Setup of run A:
==> flow/design.v <==
module sig_altmult_add
(
	input signed [15:0] dataa, datab, datac, datad,
	input 		clock, aclr,
	output reg 	[32:0] result
);
	reg signed	[15:0] dataa_reg, datab_reg, datac_reg, datad_reg;
	reg signed	[31:0] mult0_result, mult1_result;
	always @ (posedge clock or posedge aclr) begin
    	if (aclr) begin
			dataa_reg <= {16{1'b0}};
			datab_reg <= {16{1'b0}};
			datac_reg <= {16{1'b0}};
			datad_reg <= {16{1'b0}};
			mult0_result <= {32{1'b0}};
			mult1_result <= {32{1'b0}};
			result <= {33{1'b0}};
		end
		else begin
			dataa_reg <= dataa;
			datab_reg <= datab;
			datac_reg <= datac;
			datad_reg <= datad;
			mult0_result <= dataa_reg * datab_reg;
			mult1_result <= datac_reg * datad_reg;
			result <= mult0_result + mult1_result;
		end
	end
endmodule
export LEC_CHECK = 0
export CAP_MARGIN = 20
export CELL_PAD_IN_SITES_GLOBAL_PLACEMENT = 0
export CORE_ASPECT_RATIO = 0.77
export CORE_MARGIN = 9
export CORE_UTILIZATION = 40
export GPL_TIMING_DRIVEN = 0
export MAX_ROUTING_LAYER = met4
export PLACE_DENSITY_LB_ADDON = 0.2
export SETUP_SLACK_MARGIN = 3.05
export SLEW_MARGIN = 10
create_clock -name core_clock -period 11.5 [get_ports {clock}]
run.sh (not shown) runs the stock make flow with config.mk's settings and CLKGATE_MAP_FILE=.
#### Input delta (run B over run A)
- CORE_MARGIN now 2, was 9
- PLACE_DENSITY_LB_ADDON no longer set, was 0.2
- GPL_TIMING_DRIVEN no longer set, was 0
- CORE_UTILIZATION now 36, was 40
- SETUP_SLACK_MARGIN no longer set, was 3.05
- SLEW_MARGIN now 20, was 10
- CELL_PAD_IN_SITES_GLOBAL_PLACEMENT no longer set, was 0
- MAX_ROUTING_LAYER no longer set, was met4
- CORE_ASPECT_RATIO no longer set, was 0.77
- the clock period (ns, I/O delays scaled along) now 6.78, was 11.5
Findings:
- Status: sequential portion of the cell area parity (run A, run B)
- Between run B and run A, it is run B whose met1 demand-to-capacity share in global routing is lower, by 4.8 points.
- [run B] largest net degree at the start of global routing fell 35 relative to run A
- Relative to run A, number of antenna violations at the first check in global routing decreased by 5 in run B.
- Summary of the comparison: floorplan die height is higher in run B, relative to run A.
- Run B drops fewer vias than run A.
- Compared with run A, run B instantiates a larger number of standard cells.
Setup changes, run B to run C
- a change of CORE_UTILIZATION from 36 to 40
Notes after the runs:
Summary of the comparison: setup slack on the worst flop-to-flop path is lower in run C, relative to run B.
Reported for run C and run B, first-pass detailed-route iteration total turned out identical to the last digit.
Of the two values seen for worst-path cell with the longest stage delay, a2111oi_2 was produced by run B and dfrtp_1 by run C.
Taking run C as 1.0, run B lands at 1.10 on non-clock buffer instance count of the final layout.
Diff run B -> run C: timing-limited maximum frequency fell by about 0.36%; total via count in the routed design rose by about 1.2%; setup slack fell by 0.023 ns; post-layout instance count excluding filler cells fell by 109.
Run B -> run C: pin count of the biggest net entering global routing increased by more than a quarter
Setup changes, run C to run D
- CORE_UTILIZATION changed from 40 to 20
- the clock period (ns, I/O delays scaled along) changed from 6.78 to 10.2
### Flow results
[compare] base=run C new=run D: share of final layout cell area taken by clock buffers and inverters shows no meaningful change, post-route minimum period shows an increase of 0.27 ns. The lower fraction of the cycle the final worst path needs of run C and run D is in run D.

* * *

try-zinc:
Starts from the design.v that is shown in full above.
Settings: LEC_CHECK=0, CAP_MARGIN=20, CORE_ASPECT_RATIO=0.95, CORE_MARGIN=2, CORE_UTILIZATION=65, CTS_CLUSTER_DIAMETER=229, CTS_CLUSTER_SIZE=100, GPL_ROUTABILITY_DRIVEN=0, HOLD_SLACK_MARGIN=0.16, SLEW_MARGIN=20, TNS_END_PERCENT=35; clock period 7.0 ns.
try-zinc ended with every stage complete and zero timing, DRC or antenna violations.
Modified inputs, try-quartz compared to try-zinc
- swapping 229 for 305 in CTS_CLUSTER_DIAMETER
- putting PLACE_DENSITY at 0.91 where nothing was set
- swapping 65 for 45 in CORE_UTILIZATION
- clearing GPL_ROUTABILITY_DRIVEN, which used to be 0
Findings:
Going from try-zinc to try-quartz, the slew at the pin closest to its max-slew limit was found to have gone up by 0.079 ns.
The synthesis area per yosys was comparable across try-zinc and try-quartz.
Initial antenna violation count was lower in try-quartz than in try-zinc.
[compare] base=try-zinc new=try-quartz: design area has increased; met3 demand-to-capacity share in global routing has decreased.
Compared with try-zinc, try-quartz shows wire length that has gone up by more than 10%.
In the tables for try-zinc and try-quartz, insertion delay of the later-clocked pin in the worst-skew pair reads higher with try-quartz.
try-quartz ends up with a count of buffers not belonging to the clock network in the layout that is 3.3% higher than in try-zinc.
> inputs changed (try-quartz -> try-amber)
- HOLD_SLACK_MARGIN no longer set, was 0.16
- CTS_CLUSTER_DIAMETER no longer set, was 305
- CTS_CLUSTER_SIZE no longer set, was 100
- CORE_ASPECT_RATIO no longer set, was 0.95
- TNS_END_PERCENT no longer set, was 35
- CORE_UTILIZATION now 59, was 45
- PLACE_DENSITY no longer set, was 0.91
- the clock period (ns, I/O delays scaled along) now 4.63, was 7.0
[summary]
- The final report for try-amber shows a completed flow and a layout that fails verification, specifically setup timing.
- On try-amber: worst stage delay on the critical path is 0.23 ns lower than what try-quartz gave.
- try-amber against try-quartz: routed wire length now sits higher; die area now sits lower; utilization now sits higher; amount of wire on met2 after detailed routing now sits higher.
- Comparing try-quartz and try-amber, the lower minimum setup slack in the final design was measured on try-amber.
- Sequential share of layout area, try-quartz and try-amber, higher one = try-quartz.
- Looking at post-layout period usage of the worst path, try-amber sits above try-quartz.
- In try-amber the wire length on met3 turned out about 40% lower than in try-quartz.
--- input diff try-amber..try-umber ---
- swapping 59 for 40 in CORE_UTILIZATION
- putting CELL_PAD_IN_SITES_GLOBAL_PLACEMENT at 2 where nothing was set
- swapping 4.63 for 11.5 in the clock period (ns, I/O delays scaled along)
## What came out
- try-umber went all the way through the flow, and no timing, DRC or antenna check failed.
- Any difference in post-CTS clock slew at the launch and capture registers of the worst setup and hold paths between try-amber and try-umber is small enough to ignore.
- On post-route clock period utilization, the lower figure sits with try-umber, not try-amber.
- Min delay of the slowest cell on the worst path across try-umber and try-amber: try-amber
